// CentralProcessingUnit
module CentralProcessingUnit (
  input clock,
  input reset,
  input handInterruptSignalIn,
  input [15:0] IF_memory_read,
  output [15:0] IF_address,
  input [15:0] MEM_memory_read,
  output [1:0] MEM_memory_control,
  output [15:0] MEM_memory_address,
  output [15:0] MEM_target_value,
  output [175:0] register_value
);
wire [15:0] programCounter_0;   
wire [15:0] programCounter_1;   
wire [15:0] programCounter_2;   
wire [15:0] programCounter_3;   
wire [15:0] programCounter_4;   
wire [15:0] programCounter_5;   
wire [15:0] instruction_1_origin;
wire [15:0] instruction_1_selected;
wire [15:0] instruction_2;
wire [15:0] instruction_3;
wire [15:0] instruction_4;
wire [3:0] firstRegisterAddress;
wire [15:0] firstRegisterValueOrigin;
wire [15:0] firstRegisterValueMiddle;
wire [15:0] firstRegisterValueFinal;
wire [3:0] secondRegisterAddress;
wire [15:0] secondRegisterValueOrigin;
wire [15:0] secondRegisterValueMiddle;
wire [15:0] secondRegisterValueFinal;
wire [3:0] targetRegisterAddress_2;
wire [3:0] targetRegisterAddress_3;
wire [3:0] targetRegisterAddress_4;
wire [15:0] targetValue_3;
wire [15:0] targetValue_4;
wire t;
wire [2:0] jumpControl;
wire [1:0] memoryControl;
wire [15:0] dataMemoryAddress;
wire [15:0] dataFetched;
wire [3:0] interruptIndex;
wire interruptSignalDecoder;
wire interruptSignalHandler;
wire interruptSignalHardware;
wire interruptInstructionSignal;
wire [15:0] interruptInstruction;
ProgramCounterAdder pcAdder (
  clock,
  reset,
  programCounter_0,
  instruction_1_selected,
  firstRegisterValueFinal,
  t,
  interruptSignalHandler,
  interruptInstructionSignal,
  jumpControl,
  programCounter_0
);
InstructionFetcher fetcher (
  .clk(clock),
  .rst(reset),
  .current_PC(programCounter_0),
  .mem_read(IF_memory_read),
  .current_IR_addr(IF_address),
  .current_IR(instruction_1_origin)
);
InstructionDecoder decoder (
  clock,
  reset,
  instruction_1_selected,
  firstRegisterAddress,
  secondRegisterAddress,
  targetRegisterAddress_2,
  jumpControl,
  interruptIndex,
  interruptSignalDecoder,
  interruptInstructionSignal
);
InterruptHandler handler (
  clock,
  reset,
  interruptIndex,
  interruptSignalHardware,
  interruptSignalHandler,
  interruptInstruction
);
InterruptSelector interruptSelector (
  instruction_1_origin,
  interruptInstruction,
  ...
make LEC_CHECK=0 CAP_MARGIN=20 CELL_PAD_IN_SITES_GLOBAL_PLACEMENT=2 CORE_MARGIN=2 CORE_UTILIZATION=26 CTS_CLUSTER_DIAMETER=44 CTS_CLUSTER_SIZE=27 GPL_TIMING_DRIVEN=1 MAX_ROUTING_LAYER=met4 PLACE_DENSITY_LB_ADDON=0.1 SETUP_SLACK_MARGIN=1.32 SLEW_MARGIN=20 TNS_END_PERCENT=30 finish   # period 9.42 ns
run.sh (not shown) runs the stock make flow with config.mk's settings and CLKGATE_MAP_FILE=.
Next try:
- CELL_PAD_IN_SITES_GLOBAL_PLACEMENT: 2 -> unset
- CORE_UTILIZATION: 26 -> 13
- CTS_CLUSTER_DIAMETER: 44 -> unset
- CTS_CLUSTER_SIZE: 27 -> unset
- GPL_TIMING_DRIVEN: 1 -> unset
- MAX_ROUTING_LAYER: met4 -> unset
- PLACE_DENSITY: unset -> 0.6
- PLACE_DENSITY_LB_ADDON: 0.1 -> unset
- SETUP_SLACK_MARGIN: 1.32 -> unset
- TNS_END_PERCENT: 30 -> unset
- clock period: 9.42 -> 15.6 ns (I/O delays scaled with it)
Clock power came out lower by 61%.
Total power came out lower by 49%.
Utilization came out lower by 18 points.
Flip-flop count stays the same.

---

== run 1 ==
CentralProcessingUnit again, from the RTL that the note above started with.
make LEC_CHECK=0 CAP_MARGIN=20 CELL_PAD_IN_SITES_GLOBAL_PLACEMENT=0 CORE_MARGIN=2 CORE_UTILIZATION=69 CTS_CLUSTER_DIAMETER=44 CTS_CLUSTER_SIZE=27 GPL_TIMING_DRIVEN=1 MAX_ROUTING_LAYER=met4 PLACE_DENSITY_LB_ADDON=0.28 SLEW_MARGIN=40 TNS_END_PERCENT=30 finish   # period 7.79 ns
What the final checks of run 1 revealed, after a flow that finished every stage, was a layout that fails on negative setup slack.
Inputs modified between run 1 and run 2:
Settings: removing TNS_END_PERCENT (formerly 30); changing CORE_UTILIZATION from 69 to 40; setting PLACE_DENSITY to 0.6 for the first time; removing CELL_PAD_IN_SITES_GLOBAL_PLACEMENT (formerly 0); removing CTS_CLUSTER_DIAMETER (formerly 44); removing PLACE_DENSITY_LB_ADDON (formerly 0.28); removing CTS_CLUSTER_SIZE (formerly 27); removing GPL_TIMING_DRIVEN (formerly 1); removing MAX_ROUTING_LAYER (formerly met4); changing SLEW_MARGIN from 40 to 20; changing the clock period (ns, I/O delays scaled along) from 7.79 to 10.8.
Findings:
Per the final summary, run 2 finished and its layout is clean on timing, DRC and antenna. Nothing crashed in run 1 and all stages finished; the problem is that the final layout failed, the offending checks being negative setup slack. The run showing the greater final cell count is run 2. Compare run 2 and run 1 | slew at the pin closest to its max-slew limit higher: run 2. Die outline width, run 2 and run 1: lower on run 1. Against run 1, the final cell area of run 2 is lower.
The inputs of run 3 differ from those of run 2 as listed below.
Settings: CORE_UTILIZATION: 40 -> 70; CTS_CLUSTER_SIZE: unset -> 42; the clock period (ns, I/O delays scaled along): 10.8 -> 7.05.
Results
Cmp run 3 vs run 2: share of total power in the clock network lower in run 3. Total power draw (run 3 vs. run 2) increases by more than half. Compared with run 2, the router placed more vias in run 3. Complete run, failing final checks: run 3, reason negative setup slack. Delta (run 3 minus run 2): cell count after synthesis neither gained nor lost much; simple-gate portion of the synthesized area held steady; count of non-filler cells in the finished layout lost 225; flip-flop count was more or less identical. Taking run 2 as the reference point, the area of the die of run 3 falls by 42%. Taking run 2 as the reference, in run 3 worst-case setup margin in the final layout shows a reduction of 1.52 ns; slew of the pin with the lowest slew margin lower.
Input changes introduced in run 4 (baseline for comparison: run 3):
Settings: CTS_CLUSTER_SIZE no longer set, was 42; CORE_UTILIZATION now 32, was 70; the clock period (ns, I/O delays scaled along) now 10.8, was 7.05.
### Flow results
- Run 4: no failed stages, no open violations at the end
- Although it ran to completion, run 3 produced a layout that fails the final checks because of negative setup slack.
- Share of final layout cell area taken by non-clock buffers in run 4 is 4.7 points lower than in run 3
- Diff run 4 and run 3: via count of the first global-routing pass lower in run 4
- Setup slack: run 4 more than run 3
- Between run 4 and run 3, it is run 4 whose sequential cell fraction of total power is higher, by 1.2 points.
- Note that the cell count recorded for run 4 amounts to 1.12 times the value seen in run 3.
- [compare] base=run 3 new=run 4: count of buffering cells on the critical path with inverters included went down by 7; overall power after layout fell about 37%; data required time of the worst path grew by 1.73 ns; number of gates given a new drive strength after cts shrank by 47.
- Run 3 vs run 4, cell with the largest stage delay on the worst path: dfrtp_2 vs or4_4
What run 5 does differently from run 4 at the input level:
Settings: an added CTS_CLUSTER_SIZE of 42; an added MAX_ROUTING_LAYER of met4; a change of CAP_MARGIN from 20 to 5; a change of CORE_UTILIZATION from 32 to 70; a change of the clock period (ns, I/O delays scaled along) from 10.8 to 6.18.
## What came out
Run 5 never completed; the flow aborted with a tool error in 5_1_grt.
The worst setup slack before clock tree synthesis in run 5 sits 1.28 ns below the value recorded for run 4.
Relative to run 4, run 5 improves half-perimeter wire length after placement.
Run 5 vs run 4 — total clock buffers created by CTS dropped by a little under 10%
[run 5] core box area fell 57000 um^2 relative to run 4
Delta(total cell area at the placement stage, run 5 - run 4) > 0
> inputs changed (run 5 -> run 6)
Settings: SETUP_SLACK_MARGIN now -0.36, previously not set; CORE_UTILIZATION now 60, was 70; PLACE_DENSITY no longer set, was 0.6; MAX_ROUTING_LAYER no longer set, was met4; HOLD_SLACK_MARGIN now 0.29, previously not set; CTS_CLUSTER_SIZE no longer set, was 42; CAP_MARGIN now 20, was 5; the clock period (ns, I/O delays scaled along) now 5.99, was 6.18.
Findings:
Layout checks on run 6: not met. Flow itself completed; violations: negative setup slack. Run 5 → run 6: standard cell area after detailed placement increased by 2.8% relative to the old numbers; post-synthesis sequential element count closely matched the old numbers. Taking run 6 as 1.0, run 5 lands at 0.850 on core outline area. Initial cell density of the core is lower on run 6. Diff run 5 -> run 6: clock buffer count from CTS shows an increase of 2, total die size higher, cell resize tally after clock tree synthesis fell 57%, x dimension of the die +17 um. Setup slack at placement: run 6 worse than run 5. Of run 6 and run 5, the run reporting the lower cell total after placement was run 5.
Power is estimated from default activity; no workload was simulated.
